==> inputs of wip/indigo <==
==> flow/design.v (excerpt) <==
module axis_matmul2x2(
    input                       clk             ,
    input                       rst             ,
    input                       s_axis_tvalid   ,
    input     [31 : 0]          s_axis_tdata    ,
    input                       s_axis_tlast    ,
    output                      s_axis_tready   ,
    output                      m_axis_tvalid   ,
    output    [31 : 0]          m_axis_tdata    ,
    output                      m_axis_tlast    ,
    input                       m_axis_tready   
);
    wire [3:0]  io_in_a_0;
    wire [3:0]  io_in_a_1;
    wire [3:0]  io_in_b_0;
    wire [3:0]  io_in_b_1;
    wire [15:0] io_out_c_0;
    wire [15:0] io_out_c_1;
    assign io_in_a_0 = s_axis_tdata[00+:4];
    assign io_in_a_1 = s_axis_tdata[08+:4];
    assign io_in_b_0 = s_axis_tdata[16+:4];
    assign io_in_b_1 = s_axis_tdata[24+:4];
    assign m_axis_tdata = {io_out_c_1,io_out_c_0};
    assign m_axis_tlast = m_axis_tvalid;
    top u_top(
        .clock        (clk              ),
        .reset        (rst              ),
        .io_in_valid  (s_axis_tvalid    ),
        .io_out_ready (s_axis_tready    ),
        .io_in_a_0    (io_in_a_0        ),
        .io_in_a_1    (io_in_a_1        ),
        .io_in_b_0    (io_in_b_0        ),
        .io_in_b_1    (io_in_b_1        ),
        .io_in_c_0    (16'b0            ),
        .io_in_c_1    (16'b0            ),
        .io_out_valid (m_axis_tvalid    ),
        .io_in_ready  (m_axis_tready    ),
        .io_out_c_0   (io_out_c_0       ),
        .io_out_c_1   (io_out_c_1       )
    );
endmodule
clock: 4.82 ns
lec_check: 0
abc_area: 1
cap_margin: 0
core_margin: 2
core_utilization: 72
cts_cluster_size: 49
hold_slack_margin: 0.29
place_density: 0.35
setup_slack_margin: -0.35
slew_margin: 20
run.sh (not shown) runs the stock make flow with config.mk's settings and CLKGATE_MAP_FILE=.
==> wip/raven (differences from wip/indigo) <==
ABC_AREA = unset   (was 1)
CAP_MARGIN = 20   (was 0)
CORE_UTILIZATION = 40   (was 72)
CTS_CLUSTER_SIZE = unset   (was 49)
HOLD_SLACK_MARGIN = unset   (was 0.29)
PLACE_DENSITY = unset   (was 0.35)
SETUP_SLACK_MARGIN = unset   (was -0.35)
==> flow/constraint.sdc (replaced) <==
create_clock -name core_clock -period 7.16 [get_ports {clk}]
set_input_delay 1.4320 -clock core_clock [delete_from_list [all_inputs] [get_ports {clk}]]
set_output_delay 1.4320 -clock core_clock [all_outputs]
set_load 0.01 [all_outputs]
==> comparison table <==
quantity	wip/indigo	wip/raven
Run status	failed layout checks	complete, no violations
Layout check failures	setup timing	-
Global placer's final weighted congestion	0.890	0.765
Adder-cell area share of the yosys netlist	0.154	0.150
Cts bufs inserted	29	34
Metal1 wirelength	12,700 microns	13,100 microns
Power of the clock network	2400 uW	1650 uW
Smallest setup slack after layout	-1.70 ns	0.239 ns
Complex-gate fraction of the synthesized area	0.133	0.0649
Total number of multi-input combinational cells	1,031	972
Yosys synthesis chip area	13,600 sq um	14,000 sq um
Start point of the worst min-delay path	u_top.outBuffer.data_queue_1.mem_0[6]$_SDFFE_PP0P_	u_top.inBuffer_h.delay_count_1$_DFF_P_
Share of the synthesized netlist area taken by xor and xnor gates	0.0229	0.0446
Int Pwr	4490 uW	3170 uW
End of the worst hold path	u_top.outBuffer.data_queue_1.mem_0[6]$_SDFFE_PP0P_	u_top.inBuffer_h.delay_count_1$_DFF_P_
Logic area	6950 sq um	7530 sq um
Max stage delay on crit path	0.57 ns	0.43 ns
Starting utilization of the core area	0.731	0.405
Stages on worst setup path	20	21

* * *

==> inputs of run a <==
Starting RTL as in the previous note.
Settings: LEC_CHECK=0, CAP_MARGIN=5, CELL_PAD_IN_SITES_DETAIL_PLACEMENT=2, CELL_PAD_IN_SITES_GLOBAL_PLACEMENT=1, CORE_MARGIN=9, CORE_UTILIZATION=27, CTS_CLUSTER_DIAMETER=307, GPL_ROUTABILITY_DRIVEN=0, MAX_ROUTING_LAYER=met5, MIN_ROUTING_LAYER=met1, PLACE_DENSITY_LB_ADDON=0.24, SETUP_SLACK_MARGIN=2.07, SLEW_MARGIN=0, TNS_END_PERCENT=95; clock period 10.7 ns.
==> inputs of run b, as changes to run a <==
CAP_MARGIN = 20   (was 5)
CELL_PAD_IN_SITES_DETAIL_PLACEMENT = default   (was 2)
CELL_PAD_IN_SITES_GLOBAL_PLACEMENT = default   (was 1)
CORE_MARGIN = 2   (was 9)
CORE_UTILIZATION = 65   (was 27)
CTS_CLUSTER_DIAMETER = default   (was 307)
GPL_ROUTABILITY_DRIVEN = default   (was 0)
MAX_ROUTING_LAYER = default   (was met5)
MIN_ROUTING_LAYER = default   (was met1)
PLACE_DENSITY_LB_ADDON = default   (was 0.24)
SETUP_SLACK_MARGIN = default   (was 2.07)
SLEW_MARGIN = 20   (was 0)
TNS_END_PERCENT = default   (was 95)
==> flow/constraint.sdc (replaced) <==
create_clock -name core_clock -period 3.98 [get_ports {clk}]
set_input_delay 0.7960 -clock core_clock [delete_from_list [all_inputs] [get_ports {clk}]]
set_output_delay 0.7960 -clock core_clock [all_outputs]
set_load 0.01 [all_outputs]
==> inputs of run c, as changes to run a <==
CAP_MARGIN = 20   (was 5)
CELL_PAD_IN_SITES_DETAIL_PLACEMENT = default   (was 2)
CELL_PAD_IN_SITES_GLOBAL_PLACEMENT = default   (was 1)
CORE_MARGIN = 2   (was 9)
CORE_UTILIZATION = 68   (was 27)
CTS_CLUSTER_DIAMETER = default   (was 307)
GPL_ROUTABILITY_DRIVEN = default   (was 0)
MAX_ROUTING_LAYER = default   (was met5)
MIN_ROUTING_LAYER = default   (was met1)
PLACE_DENSITY_LB_ADDON = default   (was 0.24)
SETUP_SLACK_MARGIN = default   (was 2.07)
SLEW_MARGIN = 20   (was 0)
TNS_END_PERCENT = default   (was 95)
==> flow/constraint.sdc (replaced) <==
create_clock -name core_clock -period 5.81 [get_ports {clk}]
set_input_delay 1.1620 -clock core_clock [delete_from_list [all_inputs] [get_ports {clk}]]
set_output_delay 1.1620 -clock core_clock [all_outputs]
set_load 0.01 [all_outputs]
==> comparison table <==
                                                                                                run a                                         run c                                         run b
Result of the run                                                                      finished clean                      finished with violations                      finished with violations
Violated checks                                                                                     -                          negative setup slack                          negative setup slack
Area fraction of clock buffers and clock inverters                                            0.07439                                       0.05982                                       0.06352
Count of endpoints failing setup in the final report                                                0                                            11                                            32
Final wirelength                                                                             33.52 mm                                      26.30 mm                                      25.90 mm
CP dominant cell by count                                                                        fa_1                                          fa_2                                          fa_2
Share of the core filled with cells in the final layout                                        0.3242                                        0.7965                                        0.7769
End point of the worst hold path                                       u_top.inBuffer_v.delay_count_1                u_top.inBuffer_h.delay_count_1                u_top.inBuffer_h.delay_count_1
Clk slew on worst S/H paths                                                                   0.05 ns                                       0.06 ns                                       0.06 ns
All-layer global routing usage                                                                 0.1144                                        0.2489                                        0.2341
Total area of sequential cells                                                             5767 sq um                                    5782 sq um                                    5781 sq um
Worst setup startpoint                                   u_top.sa.sa_0_0.mac.mul.pp_generator.pp_1[0]  u_top.sa.sa_1_0.mac.mul.pp_generator.pp_0[2]  u_top.sa.sa_1_0.mac.mul.pp_generator.pp_1[0]
Floorplan row count                                                                                82                                            52                                            53
Endpoint of the lowest-slack register-to-register path                      u_top.sa.sa_0_0.c_reg[15]                     u_top.sa.sa_1_0.c_reg[15]                     u_top.sa.sa_1_0.c_reg[15]
Combinational Power                                                                            614 uW                                       1140 uW                                       1650 uW
Log Warnings                                                                                       50                                            55                                            55
Data required time at the worst endpoint                                                     11.09 ns                                       6.20 ns                                       4.40 ns
Worst slack after detailed placement                                                         3.485 ns                                    -0.6054 ns                                     -2.412 ns
Switching share of total power                                                                 0.2946                                        0.2886                                        0.2868
Post-route design area                                                                    16400 sq um                                   16060 sq um                                   16330 sq um

* * *

==> inputs of branch tundra <==
Starting RTL as in the previous note.
==> flow/config.mk <==
export PLATFORM = sky130hd
export DESIGN_NAME = axis_matmul2x2
export DESIGN_NICKNAME = axis_matmul2x2
export VERILOG_FILES = /design/flow/design.v
export SDC_FILE = /design/flow/constraint.sdc
export NUM_CORES = 4
export LEC_CHECK = 0
export ABC_AREA = 0
export CAP_MARGIN = 20
export CELL_PAD_IN_SITES_GLOBAL_PLACEMENT = 3
export CORE_ASPECT_RATIO = 1.29
export CORE_MARGIN = 7
export CORE_UTILIZATION = 52
export CTS_CLUSTER_DIAMETER = 57
export CTS_CLUSTER_SIZE = 22
export HOLD_SLACK_MARGIN = 0.07
export PLACE_DENSITY = 0.47
export SETUP_SLACK_MARGIN = -0.44
export SLEW_MARGIN = 10
==> flow/constraint.sdc <==
create_clock -name core_clock -period 7.41 [get_ports {clk}]
set_input_delay 1.4820 -clock core_clock [delete_from_list [all_inputs] [get_ports {clk}]]
set_output_delay 1.4820 -clock core_clock [all_outputs]
set_load 0.01 [all_outputs]
==> branch juniper: changes against branch tundra <==
==> flow/config.mk (replaced) <==
export PLATFORM = sky130hd
export DESIGN_NAME = axis_matmul2x2
export DESIGN_NICKNAME = axis_matmul2x2
export VERILOG_FILES = /design/flow/design.v
export SDC_FILE = /design/flow/constraint.sdc
export NUM_CORES = 4
export LEC_CHECK = 0
export ABC_AREA = 1
export CAP_MARGIN = 0
export CORE_MARGIN = 2
export CORE_UTILIZATION = 72
export CTS_CLUSTER_DIAMETER = 209
export SETUP_SLACK_MARGIN = -0.44
export SLEW_MARGIN = 20
==> flow/constraint.sdc (replaced) <==
create_clock -name core_clock -period 4.53 [get_ports {clk}]
set_input_delay 0.9060 -clock core_clock [delete_from_list [all_inputs] [get_ports {clk}]]
set_output_delay 0.9060 -clock core_clock [all_outputs]
set_load 0.01 [all_outputs]
==> comparison table <==
Syn Area/Cell: branch juniper 8.267 um^2; branch tundra 9.642 um^2
Number of library cell types mapped by synthesis: branch juniper 51; branch tundra 60
Cell total in the yosys stat output: branch juniper 1649; branch tundra 1448
Post-synthesis instance total: branch juniper 1649; branch tundra 1448
Result of the run: branch juniper complete, but fails checks; branch tundra did not finish
Failing step: branch juniper -; branch tundra 3_1_place_gp_skip_io
Reasons for failing layout checks: branch juniper setup timing; branch tundra -
Die height: branch juniper 141.6 um; branch tundra 200.1 um
Chip Area, Yosys: branch juniper 0.01363 mm^2; branch tundra 0.01396 mm^2
Area share of the largest cell type after synthesis: branch juniper 42.29%; branch tundra 41.29%
Die span in x: branch juniper 141.6 um; branch tundra 158.3 um
Post-Syn Area: branch juniper 0.01363 mm^2; branch tundra 0.01396 mm^2
Chip Area: branch juniper 0.02005 mm^2; branch tundra 0.03167 mm^2
Part of the Yosys area used for sequential elements: branch juniper 42.29%; branch tundra 41.29%
Pre-Place Util: branch juniper 73.13%; branch tundra 53.38%
Area share of fa/ha/maj cells after synthesis: branch juniper 15.38%; branch tundra 15.02%
Core area: branch juniper 0.01864 mm^2; branch tundra 0.02616 mm^2
Portion of netlist area occupied by mux cells: branch juniper 0.07342%; branch tundra 12.21%
XORs/XNORs by Area: branch juniper 2.294%; branch tundra 4.463%
Compound Share, Synth: branch juniper 13.32%; branch tundra 6.488%
Post-Synth Simple-Gate Area: branch juniper 17.37%; branch tundra 15.29%
Power is estimated from default activity; no workload was simulated.
